==> v24 <==
==> flow/design.v (excerpt) <==
module lidar_system_top (
    input  wire clk,
    input  wire rst,
    input  wire rx,      
    output wire tx,      
    output wire [15:0] dbg_max_idx,
    output wire [15:0] dbg_min_idx,
    output wire [15:0] dbg_max_dist,
    output wire [15:0] dbg_min_dist,
    output wire [15:0] dbg_obs_alert,
    output wire [15:0] dbg_max_angle,
    output wire [15:0] dbg_min_angle,
    output wire        dbg_angle_done
);
Settings: LEC_CHECK=0, ABC_AREA=1, CAP_MARGIN=20, CORE_MARGIN=2, CORE_UTILIZATION=72, CTS_CLUSTER_SIZE=98, PLACE_DENSITY_LB_ADDON=0.08, SETUP_SLACK_MARGIN=1.91, SLEW_MARGIN=20; clock period 6.6 ns.
run.sh (not shown) runs the stock make flow with config.mk's settings and CLKGATE_MAP_FILE=.
==> v34: changes against v24 <==
- CORE_ASPECT_RATIO: default -> 1.67
- CORE_UTILIZATION: 72 -> 40
- CTS_CLUSTER_SIZE: 98 -> default
- GPL_TIMING_DRIVEN: default -> 0
- HOLD_SLACK_MARGIN: default -> 0.11
- PLACE_DENSITY_LB_ADDON: 0.08 -> default
- SETUP_SLACK_MARGIN: 1.91 -> default
- SLEW_MARGIN: 20 -> 0
- TNS_END_PERCENT: default -> 90
==> flow/constraint.sdc (replaced) <==
create_clock -name core_clock -period 10.0 [get_ports {clk}]
set_input_delay 2.0000 -clock core_clock [delete_from_list [all_inputs] [get_ports {clk}]]
set_output_delay 2.0000 -clock core_clock [all_outputs]
set_load 0.01 [all_outputs]
==> impl_metrics.yaml <==
# implementation run metrics
outcome:
  status: "finished with violations"
  violatedChecks: "negative setup slack"
global_routing:
  track_usage: 0.524
floorplanning:
  fp_util: 0.730
  rows: 99
setup_path:
  cp_max_fo: 11
  setup.worst_path.start: "u_dp.u_angle.k_r[0]"
  reg2reg_to: "u_dp.u_angle.min_angle[6]"
  cp-endpoint: "u_dp.u_angle.min_angle[6]"
placement:
  dp.cells: 8688
sta:
  timing.final.ws_setup_ns: -1.03
  tightest_slew_ns: 1.07
  setup_viol: 22
detailed_routing:
  firstDrtPassIters: 10
hold_path:
  whs_endpoint: "u_dp.angle_start_pulse"
[end of results for v24]
==> impl_metrics.yaml <==
# implementation run metrics
setup_path:
  setup.worst_path.start: "u_dp.u_angle.span_r[30]"
  cp-endpoint: "u_dp.u_angle.min_angle[14]"
  cp_max_fo: 10
sta:
  timing.final.ws_setup_ns: 0.426
floorplanning:
  fp_util: 0.402
  rows: 173
detailed_routing:
  firstDrtPassIters: 9
outcome:
  status: "timing/DRC/antenna clean"
hold_path:
  whs_endpoint: "u_dp.frame_done_d"
[end of results for v34]

* * *

==> inputs of run a <==
Starting RTL as in the previous note.
==> flow/config.mk <==
export PLATFORM = sky130hd
export DESIGN_NAME = lidar_system_top
export DESIGN_NICKNAME = lidar_system_top
export VERILOG_FILES = /design/flow/design.v
export SDC_FILE = /design/flow/constraint.sdc
export NUM_CORES = 4
export LEC_CHECK = 0
export ABC_AREA = 0
export CAP_MARGIN = 40
export CELL_PAD_IN_SITES_GLOBAL_PLACEMENT = 3
export CORE_ASPECT_RATIO = 0.57
export CORE_MARGIN = 2
export CORE_UTILIZATION = 31
export CTS_CLUSTER_DIAMETER = 167
export GPL_ROUTABILITY_DRIVEN = 0
export GPL_TIMING_DRIVEN = 1
export MAX_ROUTING_LAYER = met4
export PLACE_DENSITY_LB_ADDON = 0.13
export SETUP_SLACK_MARGIN = 0.91
export SLEW_MARGIN = 20
export TNS_END_PERCENT = 90
==> flow/constraint.sdc <==
create_clock -name core_clock -period 9.37 [get_ports {clk}]
set_input_delay 1.8740 -clock core_clock [delete_from_list [all_inputs] [get_ports {clk}]]
set_output_delay 1.8740 -clock core_clock [all_outputs]
set_load 0.01 [all_outputs]
==> run b: changes against run a <==
- ABC_AREA: 0 -> not set
- CAP_MARGIN: 40 -> 20
- CELL_PAD_IN_SITES_GLOBAL_PLACEMENT: 3 -> not set
- CORE_ASPECT_RATIO: 0.57 -> not set
- CORE_UTILIZATION: 31 -> 40
- CTS_CLUSTER_DIAMETER: 167 -> not set
- GPL_ROUTABILITY_DRIVEN: 0 -> not set
- GPL_TIMING_DRIVEN: 1 -> not set
- MAX_ROUTING_LAYER: met4 -> not set
- PLACE_DENSITY: not set -> 0.6
- PLACE_DENSITY_LB_ADDON: 0.13 -> not set
- SETUP_SLACK_MARGIN: 0.91 -> not set
- TNS_END_PERCENT: 90 -> not set
==> flow/constraint.sdc (replaced) <==
create_clock -name core_clock -period 9.63 [get_ports {clk}]
set_input_delay 1.9260 -clock core_clock [delete_from_list [all_inputs] [get_ports {clk}]]
set_output_delay 1.9260 -clock core_clock [all_outputs]
set_load 0.01 [all_outputs]
==> comparison table <==
item	run a	run b
Number of vias in the routed layout	43,140	42,670
CP Max Fanout	6	25
Met2 WL	69,630 um	73,250 um
Total of clock buffers placed in the layout	65	58
Net switching power	921.1 uW	822.1 uW
Core box area	0.1697 mm^2	0.1316 mm^2
Number of buffers other than clock buffers in the final layout	464	268
Sequential fraction of design power	48.3%	49.7%
Outcome	timing/DRC/antenna clean	timing/DRC/antenna clean
# diodes	3	1
Setup crit end	u_dp.u_angle.max_angle[6]	u_dp.u_angle.min_angle[6]
Fraction of area in multi-input gates	64.64%	67.20%
Nets	7,592	7,395

* * *

==> inputs of job 6958 <==
Starting RTL as in the previous note.
clock: 9.37 ns
lec_check: 0
cap_margin: 40
core_aspect_ratio: 0.69
core_margin: 2
core_utilization: 46
cts_cluster_diameter: 129
gpl_routability_driven: 0
gpl_timing_driven: 1
place_density_lb_addon: 0.1
setup_slack_margin: 0.91
slew_margin: 35
tns_end_percent: 5
==> job 3448: changes against job 6958 <==
==> flow/config.mk (replaced) <==
export PLATFORM = sky130hd
export DESIGN_NAME = lidar_system_top
export DESIGN_NICKNAME = lidar_system_top
export VERILOG_FILES = /design/flow/design.v
export SDC_FILE = /design/flow/constraint.sdc
export NUM_CORES = 4
export LEC_CHECK = 0
export CAP_MARGIN = 20
export CORE_MARGIN = 2
export CORE_UTILIZATION = 57
export PLACE_DENSITY = 0.6
export SLEW_MARGIN = 20
==> flow/constraint.sdc (replaced) <==
create_clock -name core_clock -period 6.01 [get_ports {clk}]
set_input_delay 1.2020 -clock core_clock [delete_from_list [all_inputs] [get_ports {clk}]]
set_output_delay 1.2020 -clock core_clock [all_outputs]
set_load 0.01 [all_outputs]
==> job 4034: changes against job 6958 <==
==> flow/config.mk (replaced) <==
export PLATFORM = sky130hd
export DESIGN_NAME = lidar_system_top
export DESIGN_NICKNAME = lidar_system_top
export VERILOG_FILES = /design/flow/design.v
export SDC_FILE = /design/flow/constraint.sdc
export NUM_CORES = 4
export LEC_CHECK = 0
export ABC_AREA = 1
export CAP_MARGIN = 20
export CORE_MARGIN = 2
export CORE_UTILIZATION = 72
export CTS_CLUSTER_DIAMETER = 252
export PLACE_DENSITY_LB_ADDON = 0.08
export SETUP_SLACK_MARGIN = 1.95
export SLEW_MARGIN = 20
==> flow/constraint.sdc (replaced) <==
create_clock -name core_clock -period 6.56 [get_ports {clk}]
set_input_delay 1.3120 -clock core_clock [delete_from_list [all_inputs] [get_ports {clk}]]
set_output_delay 1.3120 -clock core_clock [all_outputs]
set_load 0.01 [all_outputs]
==> job 1818: changes against job 6958 <==
--- a/flow/config.mk
+++ b/flow/config.mk
@@ -8,11 +8,12 @@
 export CAP_MARGIN = 40
 export CORE_ASPECT_RATIO = 0.69
 export CORE_MARGIN = 2
-export CORE_UTILIZATION = 46
-export CTS_CLUSTER_DIAMETER = 129
+export CORE_UTILIZATION = 72
+export CTS_CLUSTER_DIAMETER = 25
 export GPL_ROUTABILITY_DRIVEN = 0
 export GPL_TIMING_DRIVEN = 1
-export PLACE_DENSITY_LB_ADDON = 0.1
-export SETUP_SLACK_MARGIN = 0.91
-export SLEW_MARGIN = 35
+export HOLD_SLACK_MARGIN = -0.1
+export PLACE_DENSITY = 0.64
+export SETUP_SLACK_MARGIN = 1.29
+export SLEW_MARGIN = 20
 export TNS_END_PERCENT = 5
==> flow/constraint.sdc (replaced) <==
create_clock -name core_clock -period 6.45 [get_ports {clk}]
set_input_delay 1.2900 -clock core_clock [delete_from_list [all_inputs] [get_ports {clk}]]
set_output_delay 1.2900 -clock core_clock [all_outputs]
set_load 0.01 [all_outputs]
==> comparison <==
Job 4034 completed, yet does not pass: negative setup slack. Job 3448 completed and failed the layout checks on negative setup slack. Job 6958 completed with no timing, DRC or antenna violations. Job 1818 completed and failed the layout checks on negative setup slack. Critical path depth: job 6958 < job 3448 < job 1818 < job 4034. In job 1818 the die size is smaller than in job 3448, by 21%. In sequential cell count, job 6958 and job 3448 do not differ. Against job 4034, the global-route usage of job 1818 is lower by 6.6 points. Between job 3448 and job 1818, the lower final area is in job 1818 (gap 1.5%, measured against job 1818). Of job 6958 and job 3448, job 6958 has the higher sequential share of layout area (gap 1.1 points).
==> figures <==
item	job 4034	job 3448	job 6958	job 1818
Result of the run	failed layout checks	failed layout checks	finished clean	failed layout checks
Reasons for failing layout checks	negative setup slack	negative setup slack	-	negative setup slack
Number of standard cells after synthesis	7261	6254	6254	6254
Area fraction in full adders, half adders and majority gates	38.9%	39.2%	39.2%	39.2%
XOR Share, Synth	1.19%	1.77%	1.77%	1.77%
Final net count	9040	8083	7487	8048
Routed vias/inst	6.24	5.54	5.46	6.18
Worst Clk Skew	33.8 ps	35.6 ps	40.7 ps	27.5 ps
Synth mux share	0.0375%	4.05%	4.05%	4.05%
Slew of the pin with the lowest slew margin	1090 ps	1110 ps	844 ps	961 ps
Fin cells	8875	8188	7869	7883
Cell repeated most along the worst path	sky130_fd_sc_hd__nand2_1	-	sky130_fd_sc_hd__fa_1	sky130_fd_sc_hd__fa_1
Seq share, synth	16.7%	16.8%	16.8%	16.8%
Simple Share, Synth	21.1%	17.8%	17.8%	17.8%

* * *

==> inputs of v12 <==
lidar_system_top again, from the RTL that the note above started with.
export LEC_CHECK = 0
export ABC_AREA = 1
export CAP_MARGIN = 30
export CELL_PAD_IN_SITES_DETAIL_PLACEMENT = 2
export CELL_PAD_IN_SITES_GLOBAL_PLACEMENT = 3
export CORE_ASPECT_RATIO = 1.48
export CORE_MARGIN = 2
export CORE_UTILIZATION = 66
export GPL_ROUTABILITY_DRIVEN = 0
export GPL_TIMING_DRIVEN = 1
export MIN_ROUTING_LAYER = met2
export PLACE_DENSITY = 0.63
export SETUP_SLACK_MARGIN = 2.55
export SLEW_MARGIN = 25
create_clock -name core_clock -period 10.0 [get_ports {clk}]
==> v4 (differences from v12) <==
==> flow/config.mk (replaced) <==
export PLATFORM = sky130hd
export DESIGN_NAME = lidar_system_top
export DESIGN_NICKNAME = lidar_system_top
export VERILOG_FILES = /design/flow/design.v
export SDC_FILE = /design/flow/constraint.sdc
export NUM_CORES = 4
export LEC_CHECK = 0
export CAP_MARGIN = 20
export CORE_MARGIN = 2
export CORE_UTILIZATION = 37
export PLACE_DENSITY = 0.6
export SLEW_MARGIN = 20
==> flow/constraint.sdc (replaced) <==
create_clock -name core_clock -period 9.63 [get_ports {clk}]
set_input_delay 1.9260 -clock core_clock [delete_from_list [all_inputs] [get_ports {clk}]]
set_output_delay 1.9260 -clock core_clock [all_outputs]
set_load 0.01 [all_outputs]
==> impl_metrics.py <==
# Physical implementation metrics
metrics = {
    "yosys": {
        "xor_share_pct": 1.19,
        "yosys-stat-area_sq_um": 53400,
        "synth_area_sq_um": 53400,
        "ys_sh_simple_pct": 21.1,
    },
    "outcome": {
        "status": "aborted with a tool error",
        "haltStage": "global placement without I/O (3_1_place_gp_skip_io)",
        "tool.error": "[ERROR GPL-0301] Utilization 148.659 % exceeds 100%.",
    },
}
(the above is from v12)
==> impl_metrics.py <==
# Synthesis and PnR figures
metrics = {
    "outcome": {
        "status": "complete, no violations",
    },
    "yosys": {
        "synth_area_sq_um": 53100,
        "ys_sh_simple_pct": 17.8,
        "yosys-stat-area_sq_um": 53100,
        "xor_share_pct": 1.77,
    },
}
(the above is from v4)
Power figures rest on the tool's default switching activity, not on a simulated workload.
